==> flow/design.v (excerpt) <==
module Wienerfilter#(
    parameter WIDTH    = 16,
    parameter COL_NUM  = 128, 
    parameter ROW_NUM  = 2,
    localparam ADDR_DEP  =  COL_NUM * ROW_NUM,
    localparam ADDR_WID  =  $clog2(ADDR_DEP) + 'd1,
    localparam Serial_COL  =  $clog2(COL_NUM) + 'd1,
    localparam Serial_ROW  =  $clog2(ROW_NUM) + 'd1
)
(
input clk,
input rst,
input start,
input [ADDR_WID-1:0]wr_addr,
input ram_wr_en,
input [WIDTH-1:0]ram_data_in,
input  wire[7:0]rd_wiener,
input [1:0]rd_bank,
input      rd_para,
input [Serial_COL-1:0]wr_data_addr,
input ram_wr_data_en,
input [WIDTH-1:0]ram_data_wr_in,
output [WIDTH*2-1:0]DSP_ADD_DATA_o,
output reg[WIDTH*4-1:0]Wiener_data,
output reg Wiener_data_v,
output finish_cal_o,
output wire [WIDTH/2-1:0]ram_data_out_o,
output data_wr_v_o
) ;
localparam INIT      = 0,
           START     = 1, 
           READ_DATA = 2,
           WAIT_READ = 3,
           MULT_CAL  = 4,
           WAIT_CAL  = 5,
           ADD_CAL   = 6,
           DET       = 7, 
           FINISH    = 8;
reg [6:0]STATE;
reg [Serial_COL - 1:0 ]COL_cnt;
reg [Serial_ROW - 1:0 ]ROW_cnt;
reg [ADDR_WID-1:0]rd_ad_para;
reg [ADDR_WID-1:0]rd_addr;
always@(*) begin 
  rd_ad_para = rd_para? {rd_bank,rd_wiener[5:0]}:rd_addr;
end
wire [WIDTH/2-1:0]ram_data_out;
assign ram_data_out_o=ram_data_out;
wire [WIDTH-1:0]ram_data_data_out;
pmi_ram_dp
#(
  .pmi_wr_addr_depth    (ADDR_DEP ),  
  ...
Size in the first run: ~7500 cells after synthesis, ~4400 flip-flops, roughly 170 I/O pins, ~170000 um^2 of cells after synthesis.
make LEC_CHECK=0 CAP_MARGIN=40 CORE_MARGIN=2 CORE_UTILIZATION=72 CTS_CLUSTER_DIAMETER=71 CTS_CLUSTER_SIZE=15 HOLD_SLACK_MARGIN=-0.09 SETUP_SLACK_MARGIN=0.98 SLEW_MARGIN=20 finish   # period 3.79 ns
run.sh (not shown) runs the stock make flow with config.mk's settings and CLKGATE_MAP_FILE=.
The baseline did not get past 4_1_cts with DPL-0033.
Edit:
--- a/flow/config.mk
+++ b/flow/config.mk
@@ -7,3 +7,3 @@
 export LEC_CHECK = 0
-export CAP_MARGIN = 40
+export CAP_MARGIN = 10
 export CORE_MARGIN = 2
@@ -12,3 +12,3 @@
 export CTS_CLUSTER_SIZE = 15
-export HOLD_SLACK_MARGIN = -0.09
+export HOLD_SLACK_MARGIN = 0.29
 export SETUP_SLACK_MARGIN = 0.98
This time the run finished but failed the layout checks on negative setup slack.
Synthesized cell count is unchanged.
Die size stays the same.
Synthesized area stays the same.
Edit:
==> flow/config.mk (replaced) <==
export PLATFORM = sky130hd
export DESIGN_NAME = Wienerfilter
export DESIGN_NICKNAME = Wienerfilter
export VERILOG_FILES = /design/flow/design.v
export SDC_FILE = /design/flow/constraint.sdc
export NUM_CORES = 4
export LEC_CHECK = 0
export CAP_MARGIN = 20
export CORE_MARGIN = 2
export CORE_UTILIZATION = 61
export SLEW_MARGIN = 20
==> flow/constraint.sdc (replaced) <==
create_clock -name core_clock -period 5.22 [get_ports {clk}]
set_input_delay 1.0440 -clock core_clock [delete_from_list [all_inputs] [get_ports {clk}]]
set_output_delay 1.0440 -clock core_clock [all_outputs]
set_load 0.01 [all_outputs]
Effect: The changed run passed the timing, design-rule and antenna checks. Critical path depth came out higher by 1. Cell area decreases by about 0.75%. Register-to-register slack gets better by 0.85 ns. First-iteration DRC count went down by about 50%. Setup slack is better by 0.85 ns. Non-clock buffer count is lower by 578. Global-route usage went down by 15 points. Power falls by about 24%. Wire length went down by about 26%. Die size is higher by 18%. Utilization came out lower by 13 points.
Edit:
--- a/flow/config.mk
+++ b/flow/config.mk
@@ -7,5 +7,9 @@
 export LEC_CHECK = 0
-export CAP_MARGIN = 20
+export ABC_AREA = 1
+export CAP_MARGIN = 0
 export CORE_MARGIN = 2
-export CORE_UTILIZATION = 61
+export CORE_UTILIZATION = 72
+export CTS_CLUSTER_DIAMETER = 171
+export CTS_CLUSTER_SIZE = 16
+export PLACE_DENSITY = 0.4
 export SLEW_MARGIN = 20
==> flow/constraint.sdc (replaced) <==
create_clock -name core_clock -period 2.9 [get_ports {clk}]
set_input_delay 0.5800 -clock core_clock [delete_from_list [all_inputs] [get_ports {clk}]]
set_output_delay 0.5800 -clock core_clock [all_outputs]
set_load 0.01 [all_outputs]
Outcome: This time the run finished with negative setup slack left; synthesized cell count came out higher by 97%; worst hold slack degrades by 0.28 ns; global-route usage came out higher by 11 points; synthesized area came out higher by 4.3%; wire length came out higher by 27%; fmax came out higher by 23%; total power came out higher to 2.6 times its value.
Power and IR drop assume default switching activity.
